## lane 3
Design archon_top, start of the top module:
module archon_top (
    input wire clk,
    input wire reset,  
    input wire [15:0] external_entropy_in,  
    input wire [7:0] analog_entropy_raw,    
    input wire [1:0] ml_predicted_action,  
    input wire ml_risk_flag_top,           
    input wire manual_lock_top,            
    input wire analog_lock_override,
    input wire analog_flush_override,
    input wire quantum_override_signal,  
    input wire [1:0] mission_profile,          
    input wire override_authentication_valid,  
    input wire [7:0] entropy_threshold_fsm,    
    output wire [3:0] cpu_debug_pc,
    output wire [15:0] cpu_debug_instr,
    output wire cpu_debug_stall,
    output wire cpu_debug_flush,
    output wire cpu_debug_lock,
    output wire [7:0] cpu_debug_fsm_entropy_log,
    output wire [2:0] cpu_debug_fsm_instr_type_log,
    output wire cpu_debug_hazard_flag,
    output wire [1:0] cpu_debug_fsm_state,
    output wire cpu_debug_shock_detected,
    output wire [1:0] cpu_debug_classified_entropy,
    output wire system_enable_fire_pulse  
);
    wire archon_top_internal_hazard_to_cpu = 1'b0;  
    pipeline_cpu u_pipeline_cpu (
        .clk(clk),
        .reset(reset),
        .external_entropy_in(external_entropy_in),
        .analog_entropy_raw_in(analog_entropy_raw),
        .ml_predicted_action(ml_predicted_action),  
        .ml_risk_flag_in(ml_risk_flag_top),
        .manual_lock_in(manual_lock_top),
        .internal_hazard_flag_for_fsm(archon_top_internal_hazard_to_cpu),
  ...
For scale: ~2800 cells after synthesis, ~85 I/O pins, about 28000 um2 of cells after synthesis.
Settings: LEC_CHECK=0, CAP_MARGIN=20, CELL_PAD_IN_SITES_DETAIL_PLACEMENT=1, CORE_ASPECT_RATIO=1.18, CORE_MARGIN=2, CORE_UTILIZATION=50, GPL_ROUTABILITY_DRIVEN=1, GPL_TIMING_DRIVEN=0, HOLD_SLACK_MARGIN=0.29, MAX_ROUTING_LAYER=met4, PLACE_DENSITY=0.54, SLEW_MARGIN=20, TNS_END_PERCENT=70; clock period 24.3 ns.
run.sh (not shown) runs the stock make flow with config.mk's settings and CLKGATE_MAP_FILE=.
--- input diff lane 3..lane 4 ---
Settings: clearing PLACE_DENSITY, which used to be 0.54; swapping 50 for 26 in CORE_UTILIZATION; clearing TNS_END_PERCENT, which used to be 70; clearing MAX_ROUTING_LAYER, which used to be met4; clearing HOLD_SLACK_MARGIN, which used to be 0.29; clearing CORE_ASPECT_RATIO, which used to be 1.18; clearing GPL_ROUTABILITY_DRIVEN, which used to be 1; putting PLACE_DENSITY_LB_ADDON at 0.16 where nothing was set; swapping 24.3 for 13.7 in the clock period (ns, I/O delays scaled along).
Findings:
- Lane 4 went all the way through synthesis, placement and routing and the layout is clean on timing, DRC and antenna.
- The tap cell instance count of lane 4 exceeds that of lane 3 by about 100%.
- Comparing proportion of power drawn by the clock network for lane 4 and lane 3, the smaller number came from lane 3.
- On total power, the lower figure sits with lane 3, not lane 4.
- Status: tightest hold margin parity (lane 3, lane 4)
- Relative to lane 3, post-placement cell count has gone up in lane 4.
- Comparing lane 4 and lane 3, the higher area growth from synthesis to layout is on lane 4.
- Looking at clock latency on the worst-skew pair across lane 4 and lane 3, the one that comes out lower is lane 3.
- On total number of nets in the final design, the higher figure sits with lane 4, not lane 3.

* * *

archon_top again, from the RTL that the note above started with.
==> flow/config.mk <==
export PLATFORM = sky130hd
export DESIGN_NAME = archon_top
export DESIGN_NICKNAME = archon_top
export VERILOG_FILES = /design/flow/design.v
export SDC_FILE = /design/flow/constraint.sdc
export NUM_CORES = 4
export LEC_CHECK = 0
export CAP_MARGIN = 20
export CORE_MARGIN = 2
export CORE_UTILIZATION = 72
export CTS_CLUSTER_SIZE = 13
export SETUP_SLACK_MARGIN = 0.94
export SLEW_MARGIN = 20
==> flow/constraint.sdc <==
create_clock -name core_clock -period 6.22 [get_ports {clk}]
set_input_delay 1.2440 -clock core_clock [delete_from_list [all_inputs] [get_ports {clk}]]
set_output_delay 1.2440 -clock core_clock [all_outputs]
set_load 0.01 [all_outputs]
The starting point produced a layout that fails on negative setup slack.
Edit:
- ABC_AREA: unset -> 1
- CTS_CLUSTER_SIZE: 13 -> unset
- SETUP_SLACK_MARGIN: 0.94 -> unset
- clock period: 6.22 -> 23.9 ns (I/O delays scaled with it)
The changed run passed the timing, design-rule and antenna checks.
Via count came out lower by 4.3%.
Final area came out lower by 13%.
Worst hold slack barely changes.
Register-to-register slack is better by 17 ns.
Routed wire length came out lower by 16%.
Non-clock buffer count came out lower by 233.
Die size came out lower by 5.9%.
Cell count came out higher by 3.8%.
Edit:
- ABC_AREA: 1 -> unset
- CORE_UTILIZATION: 72 -> 71
- CTS_CLUSTER_SIZE: unset -> 35
- clock period: 23.9 -> 11.0 ns (I/O delays scaled with it)
Outcome: The new run finished but fails on negative setup slack. Total power went down by 3.5%. Flip-flop count stays the same. Area after synthesis went up by 6.4%. Wire length went up by 6.0%. Worst hold slack is about the same. Register-to-register slack gets worse by 12 ns. Utilization went down by 0.33 points.
Edit:
- CORE_UTILIZATION: 71 -> 52
- CTS_CLUSTER_SIZE: 35 -> unset
- clock period: 11.0 -> 9.88 ns (I/O delays scaled with it)
After rerunning: The changed run ran to the end with violations: negative setup slack. Synthesized cell count stays the same. Flip-flop count stays the same. Wire length grows by 0.95%. Via count shrinks by 3.2%. Synthesized area does not change. Clock skew grows by 0.024 ns. Final area grows by 2.2%. Combinational power grows by about 10%. Non-clock buffer count grows by 20.

* * *

## run 1
archon_top again, from the RTL that the note above started with.
clock: 6.22 ns
lec_check: 0
cap_margin: 40
core_margin: 2
core_utilization: 70
cts_cluster_size: 32
setup_slack_margin: 1.8
slew_margin: 20
Run 1 finished all stages; layout check result: FAIL, due to setup timing.
Inputs modified between run 1 and run 2:
- a change of CAP_MARGIN from 40 to 20
- a change of CORE_UTILIZATION from 70 to 66
- a deleted SETUP_SLACK_MARGIN that had been 1.8
- a deleted CTS_CLUSTER_SIZE that had been 32
- a change of the clock period (ns, I/O delays scaled along) from 6.22 to 13.0
Results
Re number of nets at floorplan: no difference whatsoever between run 1 and run 2.
Diff run 1 -> run 2 | sequential share of layout area | increase of 2.1 points
Compare run 1 and run 2 | required time reported for the critical path endpoint higher: run 2
Compare run 1 and run 2 | combinational gate area higher: run 1
Global-route total usage across every layer: run 2 vs run 1 down 5.2 points
Looking at power consumption across both flows, run 2 is the stronger of the two, with run 1 trailing.
Run 2 completed; timing, DRC and antenna clean
Edits applied to the flow inputs when going from run 2 to run 3:
- CORE_UTILIZATION now 71, was 66
- CTS_CLUSTER_DIAMETER now 224, previously not set
- the clock period (ns, I/O delays scaled along) now 10.7, was 13.0
### Flow results
- The final report for run 3 shows a completed flow and a layout that fails verification, specifically setup timing.
- Run 3 consumes more power than run 2 does.
- Compared run 3 vs run 2, and quantity of gates resized following cts is up in run 3.
- Run 3 gives more internal power contribution than run 2 did.
- Cmp run 3 and run 2 / cell area after layout / lower: run 2
No activity file was given, so power comes from the tool's default toggle rates.
